==> branch maple <==
==> flow/design.v <==
module Cordic #(parameter MODE = 0, STAGES = 8, WIDTH = 16, PHASE_WIDTH = 19)(
input wire                        in_clk,
input wire                        in_rst,
input wire                        in_enable,
input wire    [WIDTH-1:0]         in_x,
input wire    [WIDTH-1:0]         in_y,
input wire    [PHASE_WIDTH-1:0]   in_phase,
output wire                       out_valid,
output wire   [PHASE_WIDTH-1:0]   out_phase,
output wire   [WIDTH-1:0]         out_x,
output wire   [WIDTH-1:0]         out_y
);
localparam	ROTATIONAL = 0, 
			VECTORING  = 1;
wire signed   [WIDTH:0]         xn [STAGES:0];
wire signed   [WIDTH:0]         yn [STAGES:0];
wire signed   [PHASE_WIDTH-1:0]   zn [STAGES:0];
reg signed  [WIDTH:0]         xn_reg [STAGES:0];
reg signed  [WIDTH:0]         yn_reg [STAGES:0];
reg signed  [PHASE_WIDTH-1:0]   zn_reg [STAGES:0];
reg start;
generate
	if(MODE == ROTATIONAL) begin
reg [WIDTH-1:0] temp_x, temp_y;
reg [PHASE_WIDTH-1:0] temp_z;
always @ (posedge in_clk or negedge in_rst) 
begin
 if(!in_rst) begin
	temp_x <= 'b0;
	temp_y <= 'b0;
	temp_z <= 'b0; 
 end else if (start) begin
	temp_x <= in_x;
	temp_y <= in_y;
	temp_z <= in_phase;
	end
end
wire [PHASE_WIDTH-1:0] half_pi = 19'h19220;
wire [PHASE_WIDTH-1:0] z_limit = 19'h1b333;
reg [WIDTH-1:0] adjusted_x, adjusted_y;
reg [PHASE_WIDTH-1:0] adjusted_z;
always @ (*) 
begin
	if(temp_z[PHASE_WIDTH-1] == 1'b0 && temp_z > z_limit) begin
		adjusted_x = ~temp_y + 'b1;
		adjusted_y = temp_x;
		adjusted_z = temp_z - half_pi;
	end 
	else if(temp_z[PHASE_WIDTH-1] == 1'b1 && (~temp_z+19'b1) > z_limit) begin
		adjusted_x = temp_y;
		adjusted_y = ~temp_x + 'b1;
		adjusted_z = temp_z + half_pi;
	end 
	else begin
		adjusted_x = temp_x;
		adjusted_y = temp_y;
		adjusted_z = temp_z;
	end
end
assign xn[0] = {adjusted_x[WIDTH-1], adjusted_x};
assign yn[0] = {adjusted_y[WIDTH-1], adjusted_y};
assign zn[0] = adjusted_z;
end else if(MODE == VECTORING) begin
assign xn[0] = {in_x[WIDTH-1], in_x};
assign yn[0] = {in_y[WIDTH-1], in_y};
assign zn[0] = 'b0;
end
endgenerate
generate 
genvar i;
	if(MODE == ROTATIONAL) begin
for(i=0; i<STAGES; i=i+1) begin
  assign xn[i+1] = (zn_reg[i][PHASE_WIDTH-1] == 1'b0) ? xn_reg[i]-(yn_reg[i]>>>i)   : xn_reg[i]+(yn_reg[i]>>>i);
  assign yn[i+1] = (zn_reg[i][PHASE_WIDTH-1] == 1'b0) ? yn_reg[i]+(xn_reg[i]>>>i)   : yn_reg[i]-(xn_reg[i]>>>i);
  assign zn[i+1] = (zn_reg[i][PHASE_WIDTH-1] == 1'b0) ? zn_reg[i]-arctangent(i) : zn_reg[i]+arctangent(i);
end
end else if(MODE == VECTORING) begin
for(i=0; i<STAGES; i=i+1) begin
  assign xn[i+1] = (yn_reg[i][WIDTH] == 1'b1) ? xn_reg[i]-(yn_reg[i]>>>i)   : xn_reg[i]+(yn_reg[i]>>>i);
  assign yn[i+1] = (yn_reg[i][WIDTH] == 1'b1) ? yn_reg[i]+(xn_reg[i]>>>i)   : yn_reg[i]-(xn_reg[i]>>>i);
  assign zn[i+1] = (yn_reg[i][WIDTH] == 1'b1) ? zn_reg[i]-arctangent(i) : zn_reg[i]+arctangent(i);
end
end
endgenerate
always @ (posedge in_clk or negedge in_rst)
	if(!in_rst)
		start <= 1'b0;
	else
		start <= in_enable;
reg [STAGES+2:0] valid_reg;	
for(i=0; i<=STAGES; i=i+1) begin
  always @ (posedge in_clk or negedge in_rst)
    if(!in_rst)begin
      xn_reg[i] <= 'b0;
      yn_reg[i] <= 'b0;
      zn_reg[i] <= 'b0;    
    end
    else if(valid_reg[i+1]) begin
      xn_reg[i] <= xn[i];
      yn_reg[i] <= yn[i];
      zn_reg[i] <= zn[i];
    end
end
wire signed [15:0] k = 18'h009B7;
wire signed [31:0] scaled_x = xn_reg[STAGES] * k;
wire signed [31:0] scaled_y = yn_reg[STAGES] * k;
assign out_x = scaled_x[27:12];
assign out_y = scaled_y[27:12];
assign out_phase = zn_reg[STAGES];
always@(posedge in_clk or negedge in_rst)
begin
  if(!in_rst)
    valid_reg <= 'b0;
  else
    valid_reg <= {valid_reg[STAGES+1:0], in_enable};
end
assign out_valid = valid_reg[STAGES+2];
function [18:0] arctangent;
  input [3:0] i;
  begin
    case (i)
    0 : arctangent = 19'b000_1100100100001111;  
    1 : arctangent = 19'b000_0111011010110001;  
    2 : arctangent = 19'b000_0011111010110110;  
    3 : arctangent = 19'b000_0001111111010101;  
    4 : arctangent = 19'b000_0000111111111010;  
    5 : arctangent = 19'b000_0000011111111111;  
    6 : arctangent = 19'b000_0000001111111111;  
    7 : arctangent = 19'b000_0000000111111111;  
    8 : arctangent = 19'b000_0000000011111111;  
    9 : arctangent = 19'b000_0000000001111111;  
    10: arctangent = 19'b000_0000000000111111;  
    11: arctangent = 19'b000_0000000000011111;  
    12: arctangent = 19'b000_0000000000001111;  
    13: arctangent = 19'b000_0000000000000111;  
    14: arctangent = 19'b000_0000000000000011;  
    15: arctangent = 19'b000_0000000000000001;  
    default: arctangent = 19'b000_0000000000000000;  
    endcase
  end
endfunction
endmodule
==> flow/run.sh <==
#!/bin/bash
# the make line also repeats each setting of config.mk as NAME=value (left out here)
make -C /OpenROAD-flow-scripts/flow DESIGN_CONFIG=/design/flow/config.mk WORK_HOME=/design/flow/orfs CLKGATE_MAP_FILE= finish
==> flow/config.mk <==
export PLATFORM = sky130hd
export DESIGN_NAME = Cordic
export DESIGN_NICKNAME = Cordic
export VERILOG_FILES = /design/flow/design.v
export SDC_FILE = /design/flow/constraint.sdc
export NUM_CORES = 4
export LEC_CHECK = 0
export CAP_MARGIN = 10
export CELL_PAD_IN_SITES_DETAIL_PLACEMENT = 0
export CORE_MARGIN = 2
export CORE_UTILIZATION = 72
export MAX_ROUTING_LAYER = met4
export MIN_ROUTING_LAYER = met1
export PLACE_DENSITY = 0.64
export SETUP_SLACK_MARGIN = 1.08
export SLEW_MARGIN = 20
==> flow/constraint.sdc <==
create_clock -name core_clock -period 6.36 [get_ports {in_clk}]
set_input_delay 1.2720 -clock core_clock [delete_from_list [all_inputs] [get_ports {in_clk}]]
set_output_delay 1.2720 -clock core_clock [all_outputs]
set_load 0.01 [all_outputs]
==> inputs of branch pepper, as changes to branch maple <==
- CAP_MARGIN: 10 -> 20
- CELL_PAD_IN_SITES_DETAIL_PLACEMENT: 0 -> not set
- CORE_UTILIZATION: 72 -> 37
- MAX_ROUTING_LAYER: met4 -> not set
- MIN_ROUTING_LAYER: met1 -> not set
- PLACE_DENSITY: 0.64 -> not set
- SETUP_SLACK_MARGIN: 1.08 -> not set
==> flow/constraint.sdc (replaced) <==
create_clock -name core_clock -period 8.77 [get_ports {in_clk}]
set_input_delay 1.7540 -clock core_clock [delete_from_list [all_inputs] [get_ports {in_clk}]]
set_output_delay 1.7540 -clock core_clock [all_outputs]
set_load 0.01 [all_outputs]
==> inputs of branch delta, as changes to branch maple <==
- ABC_AREA: not set -> 1
- CTS_CLUSTER_SIZE: not set -> 90
- PLACE_DENSITY: 0.64 -> 0.35
- SETUP_SLACK_MARGIN: 1.08 -> -0.28
==> flow/constraint.sdc (replaced) <==
create_clock -name core_clock -period 5.47 [get_ports {in_clk}]
set_input_delay 1.0940 -clock core_clock [delete_from_list [all_inputs] [get_ports {in_clk}]]
set_output_delay 1.0940 -clock core_clock [all_outputs]
set_load 0.01 [all_outputs]
==> results.txt <==
final setup margin -> -1580 ps
Inverters -> 968
CTS H-tree depth -> 2
status -> failed layout checks
Core Area -> 71700 sq um
# setup viols final -> 32
Layout Check Failures -> setup timing
grt met3 use -> 0.0549
[end of results for branch delta]
==> results.txt <==
Core Area -> 70000 sq um
Layout Check Failures -> setup timing
grt met3 use -> 0.0312
Yosys Instances -> 5567
# setup viols final -> 30
Hold WS -> 483 ps
Crit Reg-Reg Startpoint -> yn_reg[1][5]
Place WS -> -1350 ps
Inserted Diodes -> 0
status -> failed layout checks
final setup margin -> -1550 ps
[end of results for branch maple]
==> results.txt <==
status -> complete, no violations
Log Warnings -> 79
reg2reg setup slack -> 4320 ps
# setup viols final -> 0
IO Pins -> 106
Core Area -> 137000 sq um
Inverters -> 560
vias in the first global route -> 39167
final setup margin -> 291 ps
[end of results for branch pepper]
